// IOTDF
module IOTDF( clk, rst, in_en, iot_in, fn_sel, busy, valid, iot_out);
Size in the first run: roughly 5600 cells after synthesis, ~870 flip-flops, about 140 I/O pins, ~49000 µm² of cells after synthesis.
Settings: LEC_CHECK=0, CAP_MARGIN=25, CELL_PAD_IN_SITES_DETAIL_PLACEMENT=2, CORE_ASPECT_RATIO=1.16, CORE_MARGIN=5, CORE_UTILIZATION=45, CTS_CLUSTER_DIAMETER=369, CTS_CLUSTER_SIZE=15, GPL_TIMING_DRIVEN=0, PLACE_DENSITY_LB_ADDON=0.08, SETUP_SLACK_MARGIN=-0.32, SLEW_MARGIN=40, TNS_END_PERCENT=95; clock period 5.0 ns.
run.sh (not shown) runs the stock make flow with config.mk's settings and CLKGATE_MAP_FILE=.
Change:
Settings changed: CAP_MARGIN 25 to 40, CELL_PAD_IN_SITES_DETAIL_PLACEMENT 2 to 1, CELL_PAD_IN_SITES_GLOBAL_PLACEMENT set to 3, CORE_ASPECT_RATIO 1.16 to not set, CORE_MARGIN 5 to 2, CORE_UTILIZATION 45 to 67, CTS_CLUSTER_DIAMETER 369 to 292, CTS_CLUSTER_SIZE 15 to not set, GPL_ROUTABILITY_DRIVEN set to 0, GPL_TIMING_DRIVEN 0 to 1, HOLD_SLACK_MARGIN set to 0.09, MAX_ROUTING_LAYER set to met4, PLACE_DENSITY_LB_ADDON 0.08 to 0.26, SETUP_SLACK_MARGIN -0.32 to not set, SLEW_MARGIN 40 to 20, TNS_END_PERCENT 95 to 100.
After rerunning:
- The changed run ended with an error in global placement without I/O on FLW-0024
- die area shrinks by 35%
- synthesized cell count does not change
- area after synthesis stays the same
Change:
Settings changed: CELL_PAD_IN_SITES_GLOBAL_PLACEMENT 3 to not set, CORE_UTILIZATION 67 to 52, GPL_TIMING_DRIVEN 1 to 0.
After rerunning: The new run failed in global routing. Die area rises by a quarter to a third. Synthesized area is unchanged. Synthesized cell count is unchanged.
Change:
Settings changed: CAP_MARGIN 40 to 25, CELL_PAD_IN_SITES_DETAIL_PLACEMENT 1 to 2, CORE_ASPECT_RATIO set to 1.16, CORE_MARGIN 2 to 5, CORE_UTILIZATION 52 to 45, CTS_CLUSTER_DIAMETER 292 to 369, CTS_CLUSTER_SIZE set to 15, GPL_ROUTABILITY_DRIVEN 0 to not set, GPL_TIMING_DRIVEN 0 to not set, HOLD_SLACK_MARGIN 0.09 to not set, MAX_ROUTING_LAYER met4 to not set, PLACE_DENSITY_LB_ADDON 0.26 to not set, SETUP_SLACK_MARGIN set to -0.32, SLEW_MARGIN 20 to 40, TNS_END_PERCENT 100 to 95.
=> Now the flow produced a clean layout. Synthesized cell count stays the same. Synthesized area is unchanged. Die size increases by 20%.

---

Starting RTL as in the previous note.
clock: 3.93 ns
lec_check: 0
cap_margin: 20
core_margin: 2
core_utilization: 72
cts_cluster_diameter: 376
cts_cluster_size: 25
max_routing_layer: met4
setup_slack_margin: -0.39
slew_margin: 20
The baseline finished with setup timing left.
==> next run, changes <==
--- a/flow/config.mk
+++ b/flow/config.mk
@@ -9,7 +9,4 @@
 export CORE_MARGIN = 2
-export CORE_UTILIZATION = 72
-export CTS_CLUSTER_DIAMETER = 376
-export CTS_CLUSTER_SIZE = 25
+export CORE_UTILIZATION = 66
 export MAX_ROUTING_LAYER = met4
-export SETUP_SLACK_MARGIN = -0.39
 export SLEW_MARGIN = 20
==> flow/constraint.sdc (replaced) <==
create_clock -name core_clock -period 2.94 [get_ports {clk}]
set_input_delay 0.5880 -clock core_clock [delete_from_list [all_inputs] [get_ports {clk}]]
set_output_delay 0.5880 -clock core_clock [all_outputs]
set_load 0.01 [all_outputs]
=> This time the run passed the timing, DRC and antenna checks. Setup slack is better by 0.34 ns. Cell count grows by 7.2%. Wire length grows by 4.7%. Die area rose by 8.9%. Sequential power is higher by 31%. Design area rises by 8.5%. Total power rose by 62%.
==> next run, changes <==
--- a/flow/config.mk
+++ b/flow/config.mk
@@ -9,4 +9,3 @@
 export CORE_MARGIN = 2
-export CORE_UTILIZATION = 66
-export MAX_ROUTING_LAYER = met4
+export CORE_UTILIZATION = 40
 export SLEW_MARGIN = 20
==> flow/constraint.sdc (replaced) <==
create_clock -name core_clock -period 5.0 [get_ports {clk}]
set_input_delay 1.0000 -clock core_clock [delete_from_list [all_inputs] [get_ports {clk}]]
set_output_delay 1.0000 -clock core_clock [all_outputs]
set_load 0.01 [all_outputs]
Setup slack improved by 1.1 ns.
Global-route usage went down by 20 points.
Sequential share of layout area went up by 1.4 points.
Die size went up by well over a third.
Total power went down by well over a third.
Non-clock buffer count went down by 344.
Utilization went down by 32 points.
Clock skew went down by 0.013 ns.
Wire length went down slightly.
Maximum frequency went down by a quarter to a third.

---

Starting RTL as in the previous note.
export LEC_CHECK = 0
export ABC_AREA = 1
export CAP_MARGIN = 20
export CORE_MARGIN = 2
export CORE_UTILIZATION = 68
export CTS_CLUSTER_DIAMETER = 359
export GPL_ROUTABILITY_DRIVEN = 1
export MAX_ROUTING_LAYER = met4
export MIN_ROUTING_LAYER = met1
export SETUP_SLACK_MARGIN = 0.08
export SLEW_MARGIN = 20
export TNS_END_PERCENT = 95
create_clock -name core_clock -period 2.27 [get_ports {clk}]
The baseline did not get past global routing (5_1_grt) with GRT-0232.
==> next run, changes <==
==> flow/config.mk (replaced) <==
export PLATFORM = sky130hd
export DESIGN_NAME = IOTDF
export DESIGN_NICKNAME = IOTDF
export VERILOG_FILES = /design/flow/design.v
export SDC_FILE = /design/flow/constraint.sdc
export NUM_CORES = 4
export LEC_CHECK = 0
export CAP_MARGIN = 20
export CORE_MARGIN = 2
export CORE_UTILIZATION = 70
export CTS_CLUSTER_SIZE = 33
export MAX_ROUTING_LAYER = met4
export SLEW_MARGIN = 20
==> flow/constraint.sdc (replaced) <==
create_clock -name core_clock -period 2.74 [get_ports {clk}]
set_input_delay 0.5480 -clock core_clock [delete_from_list [all_inputs] [get_ports {clk}]]
set_output_delay 0.5480 -clock core_clock [all_outputs]
set_load 0.01 [all_outputs]
The changed run ran to the end with violations: setup timing.
Die area drops by 5.7%.
Area after synthesis went down by 3.0%.
Synthesized cell count decreases by 20%.
==> next run, changes <==
--- a/flow/config.mk
+++ b/flow/config.mk
@@ -9,5 +9,3 @@
 export CORE_MARGIN = 2
-export CORE_UTILIZATION = 70
-export CTS_CLUSTER_SIZE = 33
-export MAX_ROUTING_LAYER = met4
+export CORE_UTILIZATION = 35
 export SLEW_MARGIN = 20
==> flow/constraint.sdc (replaced) <==
create_clock -name core_clock -period 3.74 [get_ports {clk}]
set_input_delay 0.7480 -clock core_clock [delete_from_list [all_inputs] [get_ports {clk}]]
set_output_delay 0.7480 -clock core_clock [all_outputs]
set_load 0.01 [all_outputs]
What happened:
- With this change the flow finished with timing, DRC and antenna clean
- power decreases by 29%
- global-route usage decreases by 27 points
- utilization decreases by 43 points
- worst hold slack gains 88 ps
- fmax decreases by 14%
- critical path depth stays the same
- design area decreases by 3.0%
- first-iteration DRC count decreases by 24%
- sequential share of layout area increases by 1.1 points
- final cell count increases by about 9%
- clock power decreases by about 30%
==> next run, changes <==
--- a/flow/config.mk
+++ b/flow/config.mk
@@ -9,3 +9,5 @@
 export CORE_MARGIN = 2
-export CORE_UTILIZATION = 35
+export CORE_UTILIZATION = 72
+export CTS_CLUSTER_DIAMETER = 393
+export PLACE_DENSITY = 0.42
 export SLEW_MARGIN = 20
After rerunning: Final area is lower by about 3%; core utilization is higher by 40 points; area after synthesis stays the same; cell count is lower by 14%.
==> next run, changes <==
--- a/flow/config.mk
+++ b/flow/config.mk
@@ -9,5 +9,3 @@
 export CORE_MARGIN = 2
-export CORE_UTILIZATION = 72
-export CTS_CLUSTER_DIAMETER = 393
-export PLACE_DENSITY = 0.42
+export CORE_UTILIZATION = 9
 export SLEW_MARGIN = 20
==> flow/constraint.sdc (replaced) <==
create_clock -name core_clock -period 6.84 [get_ports {clk}]
set_input_delay 1.3680 -clock core_clock [delete_from_list [all_inputs] [get_ports {clk}]]
set_output_delay 1.3680 -clock core_clock [all_outputs]
set_load 0.01 [all_outputs]
What happened: The new run completed without violations; wire length is higher by 14%; area after synthesis is unchanged; total power went down by 44%; cell count rises by 95%.
Power is estimated from default activity; no workload was simulated.
